==> run a: inputs <==
==> flow/design.v <==
`timescale 1ns / 1ps
module adder(
    input wire [7:0] in1,
    input wire [7:0] in2,
    input wire sub,  
    output wire [7:0] out
    );
    reg [7:0] tmp;
    wire s0,s1,s2,s3,s4,s5,s6,s7;
    wire co0,co1,co2,co3,co4,co5,co6,co7;
    fa f0(in1[0],in2[0],1'b0,s0,co0);
    fa f1(in1[1],in2[1],co0,s1,co1);
    fa f2(in1[2],in2[2],co1,s2,co2);
    fa f3(in1[3],in2[3],co2,s3,co3);
    fa f4(in1[4],in2[4],co3,s4,co4);
    fa f5(in1[5],in2[5],co4,s5,co5);
    fa f6(in1[6],in2[6],co5,s6,co6);
    fa f7(in1[7],in2[7],co6,s7,co7);  
    assign out = {s7,s6,s5,s4,s3,s2,s1,s0} + sub;
endmodule 
module fa( input A,
       input B,
       input CIN,
       output S,
       output COUT
       );
       assign S = A^B^CIN;
       assign COUT = (A&B) | (CIN&A) | (CIN&B);
endmodule
`timescale 1ns / 1ps
module multiplier(
    input wire [7:0] in1,
    input wire [7:0] in2,
    output wire [7:0] out 
    );
    wire [8:0] A_out1, A_out2, A_out3, A_out4, A_out5, A_out6, A_out7, A_out8;
    wire [7:0] Q_out1, Q_out2, Q_out3, Q_out4, Q_out5, Q_out6, Q_out7, Q_out8;
    wire q0_1, q0_2, q0_3, q0_4, q0_5, q0_6, q0_7, q0_8; 
    Booth B1 (
        9'h000,in1,in2,1'b0,
        A_out1,Q_out1,q0_1
        );
    Booth B2 (
        A_out1,in1,Q_out1,q0_1,
        A_out2,Q_out2,q0_2
        );
    Booth B3 (
        A_out2,in1,Q_out2,q0_2,
        A_out3,Q_out3,q0_3
        );
    Booth B4 (
        A_out3,in1,Q_out3,q0_3,
        A_out4,Q_out4,q0_4
        );
    Booth B5 (
        A_out4,in1,Q_out4,q0_4,
        A_out5,Q_out5,q0_5
        );
    Booth B6 (
        A_out5,in1,Q_out5,q0_5,
        A_out6,Q_out6,q0_6
        );
    Booth B7 (
        A_out6,in1,Q_out6,q0_6,
        A_out7,Q_out7,q0_7
        );
    Booth B8 (
        A_out7,in1,Q_out7,q0_7,
        A_out8,Q_out8,q0_8
        );
    assign out = A_out8[7:0];  
endmodule
module Booth(
    input [8:0] A_in,
    input [7:0] M,
    input [7:0] Q_in,
    input  q0,
    output reg [8:0] A_out,
    output reg [7:0] Q_out,
    output reg q0_out
    );
    wire [8:0] sum, diff;
    assign sum = A_in + {M[7], M};
    assign diff = A_in - {M[7], M};
    always@(A_in,Q_in,M,q0,sum,diff)
    begin
        case({Q_in[0],q0})
            2'b00,2'b11: {A_out, Q_out, q0_out} = {A_in[8], A_in, Q_in};
            2'b01: {A_out, Q_out, q0_out} = {sum[8], sum, Q_in};
            default: {A_out, Q_out, q0_out} = {diff[8], diff, Q_in};
        endcase
    end
endmodule
`timescale 1ns / 1ps
module register(
    input wire [7:0] din,
    input wire clk,
    input wire reset,
    input wire ld,
    output reg [7:0] data
    );
    always@(posedge clk or posedge reset)
    begin
        if(reset == 1)
            data <= 0;
        else if(ld == 1)
            data <= din;
    end
endmodule
`timescale 1ns / 1ps
module controller(
    input wire clk,
    input wire reset,
    output reg [3:0] state,
    output reg [9:0] load, mul_en, add1_en, add2_en, mul_read, add1_read, add2_read  
    );
    parameter [3:0] s1 = 4'b0000,
                    s2 = 4'b0001,
                    s3 = 4'b0011,
                    s4 = 4'b0010,
                    s5 = 4'b0110,
                    s6 = 4'b0111,
                    s7 = 4'b1111,
                    s8 = 4'b1110,
                    s9 = 4'b1010,
                    s10 = 4'b1011,
                    s11 = 4'b1001,
                    s12 = 4'b1000;
    reg not_first_flag;  
    always@(posedge clk or posedge reset)
    begin
        if(reset)
            begin
                state <= s1;
                not_first_flag <= 1'b0;
            end
        else
        begin
            if(state == s3)
                not_first_flag <= 1'b1;
            case(state)
                s1: state <= s2;
                s2: state <= s3;
                s3: state <= s4;
                s4: state <= s5;
                s5: state <= s6;
                s6: state <= s7;
                s7: state <= s8;
                s8: state <= s9;
                s9: state <= s10;
                s10: state <= s11;
                s11: state <= s12;
                s12: state <= s1;
                default: state <= s1;
            endcase
        end       
    end
    always@(*)
    begin
        load = 0;
        mul_en = 0;
        add1_en = 0;
        add2_en = 0;
        mul_read = 0;
        add1_read = 0;
        add2_read = 0;
        case(state)
            s1: 
                begin
                    load = 10'b0000000001;
                    if(not_first_flag)
                    begin
                        mul_en = 0; 
                        add1_en = 10'b1000001000; 
                        add2_en = 10'b0001000100; 
                        mul_read = 0; 
                        add1_read = 10'b0000000100;
                        add2_read = 0;
                    end
                end
            s2: 
                begin
                    load = 10'b0000000010;
                    if(not_first_flag)
                    begin
                        mul_en = 0; 
                        add1_en = 0; 
                        add2_en = 10'b0010001000; 
                        mul_read = 0; 
                        add1_read = 10'b0000001000;
                        add2_read = 0;
                    end
                end
            s3:
                begin
                    load = 10'b0000000100; 
                    mul_en = 0; 
                    add1_en = 0; 
                    add2_en = 0; 
                    mul_read = 0; 
                    add1_read = 0;
                    add2_read = 0;
                end
            s4:
                begin
                    load = 10'b0000001000;
                    mul_en = 0;
                    add1_en = 0; 
                    add2_en = 0; 
                    mul_read = 0;
                    add1_read = 0;
                    add2_read = 0;
                end
            s5:
                begin
                    load = 10'b0000010000;
                    mul_en = 0;
                    add1_en = 0; 
                    add2_en = 0; 
                    mul_read = 0;
                    add1_read = 0;
                    add2_read = 0;
                end
            s6:
                begin
                    load = 10'b0000100000;
                    mul_en = 10'b0000010001;  
                    add1_en = 0; 
                    add2_en = 0; 
                    mul_read = 0;
                    add1_read = 0;
                    add2_read = 0;
                end
            s7:
                begin
                    load = 10'b0001000000;
                    mul_en = 10'b0000100010;  
                    add1_en = 0; 
                    add2_en = 0; 
                    mul_read = 10'b0000000001;  
                    add1_read = 0;
                    add2_read = 0;
                end
            s8:
                begin
                    load = 10'b0010000000;  
                    mul_en = 10'b0001000100;  
                    add1_en = 0; 
                    add2_en = 0; 
                    mul_read = 10'b0000000010;  
                    add1_read = 0;
                    add2_read = 0;
                end
            s9:
                begin
                    load = 10'b0100000000;  
                    mul_en = 10'b0010001000;  
                    add1_en = 0; 
                    add2_en = 0; 
                    mul_read = 10'b0000000100;  
                    add1_read = 0;
                    add2_read = 0;
                end
            s10:
                begin
                    load = 10'b1000000000;  
                    mul_en = 0; 
                    add1_en = 10'b0100000001; 
                    add2_en = 0; 
                    mul_read = 10'b0000001000;  
                    add1_read = 0;
                    add2_read = 0;
                end
            s11:
                begin
                    load = 10'b0100000000;  
                    mul_en = 0; 
                    add1_en = 10'b1000000010; 
                    add2_en = 10'b0000010001; 
                    mul_read = 0; 
                    add1_read = 10'b0000000001;
                    add2_read = 0;
                end
            s12:
                begin
                    load = 10'b1000000000;  
                    mul_en = 0; 
                    add1_en = 10'b0100000100; 
                    add2_en = 10'b0000100010; 
                    mul_read = 0; 
                    add1_read = 10'b0000000010;
                    add2_read = 0;
                end
            default: 
                load = 0;
        endcase
    end
endmodule
`timescale 1ns / 1ps
module datapath(
    input wire clk,
    input wire reset,
    input wire [3:0] state,
    input wire [7:0] next_in,
    input wire [9:0] load, mul_en, add1_en, add2_en, mul_read, add1_read, add2_read,  
    output wire [7:0] r1,r2,r3,r4,r5,r6,r7,r8,r9,r10,  
    output reg [7:0] f
    );
    parameter [3:0] s1 = 4'b0000,
                    s2 = 4'b0001,
                    s3 = 4'b0011,
                    s4 = 4'b0010,
                    s5 = 4'b0110,
                    s6 = 4'b0111,
                    s7 = 4'b1111,
                    s8 = 4'b1110,
                    s9 = 4'b1010,
                    s10 = 4'b1011,
                    s11 = 4'b1001,
                    s12 = 4'b1000;
    wire [7:0] sum1,sum2,prod;  
    reg [7:0] add11,add12,add21,add22,mul1,mul2;
    reg not_first_flag;  
    adder A1(add11,add12,1'b0,sum1);  
    adder A2(add21,~add22,1'b1,sum2);  
    multiplier M1(mul1,mul2,prod);
    register reg1((load[0]) ? next_in : (mul_read[0]) ? prod : (add1_read[0]) ? sum1 : (add2_read[0]) ? sum2 : 8'b0,
        clk,reset,
        load[0] || mul_read[0] || add1_read[0] || add2_read[0],
        r1);
    register reg2((load[1]) ? next_in : (mul_read[1]) ? prod : (add1_read[1]) ? sum1 : (add2_read[1]) ? sum2 : 8'b0,
        clk,reset,
        load[1] || mul_read[1] || add1_read[1] || add2_read[1],
        r2);
    register reg3((load[2]) ? next_in : (mul_read[2]) ? prod : (add1_read[2]) ? sum1 : (add2_read[2]) ? sum2 : 8'b0,
        clk,reset,
        load[2] || mul_read[2] || add1_read[2] || add2_read[2],
        r3);
    register reg4((load[3]) ? next_in : (mul_read[3]) ? prod : (add1_read[3]) ? sum1 : (add2_read[3]) ? sum2 : 8'b0,
        clk,reset,
        load[3] || mul_read[3] || add1_read[3] || add2_read[3],
        r4);
    register reg5((load[4]) ? next_in : (mul_read[4]) ? prod : (add1_read[4]) ? sum1 : (add2_read[4]) ? sum2 : 8'b0,
        clk,reset,
        load[4] || mul_read[4] || add1_read[4] || add2_read[4],
        r5);
    register reg6((load[5]) ? next_in : (mul_read[5]) ? prod : (add1_read[5]) ? sum1 : (add2_read[5]) ? sum2 : 8'b0,
        clk,reset,
        load[5] || mul_read[5] || add1_read[5] || add2_read[5],
        r6);
    register reg7((load[6]) ? next_in : (mul_read[6]) ? prod : (add1_read[6]) ? sum1 : (add2_read[6]) ? sum2 : 8'b0,
        clk,reset,
        load[6] || mul_read[6] || add1_read[6] || add2_read[6],
        r7);
    register reg8((load[7]) ? next_in : (mul_read[7]) ? prod : (add1_read[7]) ? sum1 : (add2_read[7]) ? sum2 : 8'b0,
        clk,reset,
        load[7] || mul_read[7] || add1_read[7] || add2_read[7],
        r8);
    register reg9((load[8]) ? next_in : (mul_read[8]) ? prod : (add1_read[8]) ? sum1 : (add2_read[8]) ? sum2 : 8'b0,
        clk,reset,
        load[8] || mul_read[8] || add1_read[8] || add2_read[8],
        r9);
    register reg10((load[9]) ? next_in : (mul_read[9]) ? prod : (add1_read[9]) ? sum1 : (add2_read[9]) ? sum2 : 8'b0,
        clk,reset,
        load[9] || mul_read[9] || add1_read[9] || add2_read[9],
        r10);
    always@(posedge clk or posedge reset)
    begin
        if(reset)
        begin
            f <= 0;     
            not_first_flag <= 1'b0;
        end
        else
        begin
            case(state)
                s1, s2, s3:
                    if(not_first_flag)
                        f <= sum2;
                s4:
                    not_first_flag <= 1'b1;
                s12:
                    f <= sum2;
                default: ;
            endcase
        end
    end
    always@(posedge clk)
    begin
        case(state)
            s1:
                begin
                    if(not_first_flag)
                    begin
                        add11 <= r4;
                        add12 <= r10;
                        add21 <= sum1;
                        add22 <= r7;
                    end
                end
            s2:
                begin
                    if(not_first_flag)
                    begin
                        add21 <= sum1;
                        add22 <= r8;
                    end
                end
            s6:  
                begin
                    mul1 <= r1;
                    mul2 <= r5;
                end
            s7:  
                begin
                    mul1 <= r2;
                    mul2 <= r6;
                end
            s8:  
                begin
                    mul1 <= r3;
                    mul2 <= r7;
                end
            s9:  
                begin
                    mul1 <= r4;
                    mul2 <= r8;
                end
            s10:  
                begin
                    add11 <= r1;
                    add12 <= r9;
                end
            s11:  
                begin
                    add11 <= r2;
                    add12 <= r10;
                    add21 <= sum1;
                    add22 <= r5;
                end
            s12:  
                begin
                    add11 <= r3;
                    add12 <= r9;
                    add21 <= sum1;
                    add22 <= r6;
                end
            default: ;
        endcase
    end
endmodule
`timescale 1ns / 1ps
module top(
    input wire clk,
    input wire reset,
    input wire [7:0] next_in,
    output wire [7:0] f
    );
    wire [7:0] r1,r2,r3,r4,r5,r6,r7,r8,r9,r10;  
    wire [9:0] load, mul_en, add1_en, add2_en, mul_read, add1_read, add2_read;
    wire [3:0] state;
    controller C1(
        clk,
        reset,
        state,
        load, mul_en, add1_en, add2_en, mul_read, add1_read, add2_read  
    );
    datapath DP1(
        clk,
        reset,
        state,
        next_in,
        load, mul_en, add1_en, add2_en, mul_read, add1_read, add2_read,  
        r1,r2,r3,r4,r5,r6,r7,r8,r9,r10,  
        f
    );
endmodule
==> flow/run.sh <==
#!/bin/bash
# the make line also repeats each setting of config.mk as NAME=value (left out here)
make -C /OpenROAD-flow-scripts/flow DESIGN_CONFIG=/design/flow/config.mk WORK_HOME=/design/flow/orfs CLKGATE_MAP_FILE= finish
==> flow/config.mk <==
export PLATFORM = sky130hd
export DESIGN_NAME = top
export DESIGN_NICKNAME = top
export VERILOG_FILES = /design/flow/design.v
export SDC_FILE = /design/flow/constraint.sdc
export NUM_CORES = 4
export LEC_CHECK = 0
export ABC_AREA = 1
export CAP_MARGIN = 20
export CORE_MARGIN = 2
export CORE_UTILIZATION = 72
export PLACE_DENSITY_LB_ADDON = 0.02
export SLEW_MARGIN = 20
export TNS_END_PERCENT = 10
==> flow/constraint.sdc <==
create_clock -name core_clock -period 7.55 [get_ports {clk}]
set_input_delay 1.5100 -clock core_clock [delete_from_list [all_inputs] [get_ports {clk}]]
set_output_delay 1.5100 -clock core_clock [all_outputs]
set_load 0.01 [all_outputs]
==> run b (differences from run a) <==
--- a/flow/config.mk
+++ b/flow/config.mk
@@ -7,8 +7,10 @@
 export LEC_CHECK = 0
-export ABC_AREA = 1
 export CAP_MARGIN = 20
+export CELL_PAD_IN_SITES_GLOBAL_PLACEMENT = 1
 export CORE_MARGIN = 2
 export CORE_UTILIZATION = 72
-export PLACE_DENSITY_LB_ADDON = 0.02
+export CTS_CLUSTER_DIAMETER = 54
+export CTS_CLUSTER_SIZE = 61
+export PLACE_DENSITY_LB_ADDON = 0.03
+export SETUP_SLACK_MARGIN = 1.86
 export SLEW_MARGIN = 20
-export TNS_END_PERCENT = 10
==> flow/constraint.sdc (replaced) <==
create_clock -name core_clock -period 6.27 [get_ports {clk}]
set_input_delay 1.2540 -clock core_clock [delete_from_list [all_inputs] [get_ports {clk}]]
set_output_delay 1.2540 -clock core_clock [all_outputs]
set_load 0.01 [all_outputs]
==> run c (differences from run a) <==
--- a/flow/config.mk
+++ b/flow/config.mk
@@ -7,8 +7,5 @@
 export LEC_CHECK = 0
-export ABC_AREA = 1
 export CAP_MARGIN = 20
 export CORE_MARGIN = 2
-export CORE_UTILIZATION = 72
-export PLACE_DENSITY_LB_ADDON = 0.02
+export CORE_UTILIZATION = 58
 export SLEW_MARGIN = 20
-export TNS_END_PERCENT = 10
==> flow/constraint.sdc (replaced) <==
create_clock -name core_clock -period 6.43 [get_ports {clk}]
set_input_delay 1.2860 -clock core_clock [delete_from_list [all_inputs] [get_ports {clk}]]
set_output_delay 1.2860 -clock core_clock [all_outputs]
set_load 0.01 [all_outputs]
==> qor summary <==
	run b	run c	run a
Number of gates resized after CTS	-	55	74
Area share, top type	20.0%	20.0%	19.9%
Combined area of all synthesized cells	0.0118 sq mm	0.0118 sq mm	0.0118 sq mm
Die H	132 microns	147 microns	132 microns
Adder-Cell Fraction of Synth Area	9.91%	9.91%	9.90%
Die area	0.0174 sq mm	0.0215 sq mm	0.0174 sq mm
Post-Synth AOI/OAI Area	19.3%	19.3%	13.4%
Maximum level of the CTS H-tree	-	4	4
GP Congestion	-	0.931	0.984
I/O Buffers	-	17	17
Multiplexer area fraction after synthesis	8.25%	8.25%	0.0848%
Pre-CTS setup slack	-	-4.19 ns	-0.975 ns
Maximum root-to-sink buffer count	-	2	2
Die boundary width	132 microns	147 microns	132 microns
Status	aborted with a tool error	failed layout checks	aborted with a tool error
Last stage reached	global placement without I/O	-	global routing
Reasons for failing layout checks	-	negative setup slack	-
Sequential cell area fraction in the yosys report	32.2%	32.2%	32.1%
AND/OR/NAND/NOR Cells, Area Fraction	16.8%	16.8%	34.2%
Yosys chip area	0.0118 sq mm	0.0118 sq mm	0.0118 sq mm
Cell count after placement	-	1757	2034
Ys cells	1286	1286	1657
Clock root buffer	-	sky130_fd_sc_hd__clkbuf_16	sky130_fd_sc_hd__clkbuf_16
CTS Hold Bufs	-	0	0
Synth Instances	1286	1286	1657
Number of buffers inserted during clock tree synthesis	-	17	17
Average cell area after synthesis	9.17 sq um	9.17 sq um	7.12 sq um
Placed inst area	-	0.0142 sq mm	0.0137 sq mm
Clk sink count	-	142	142
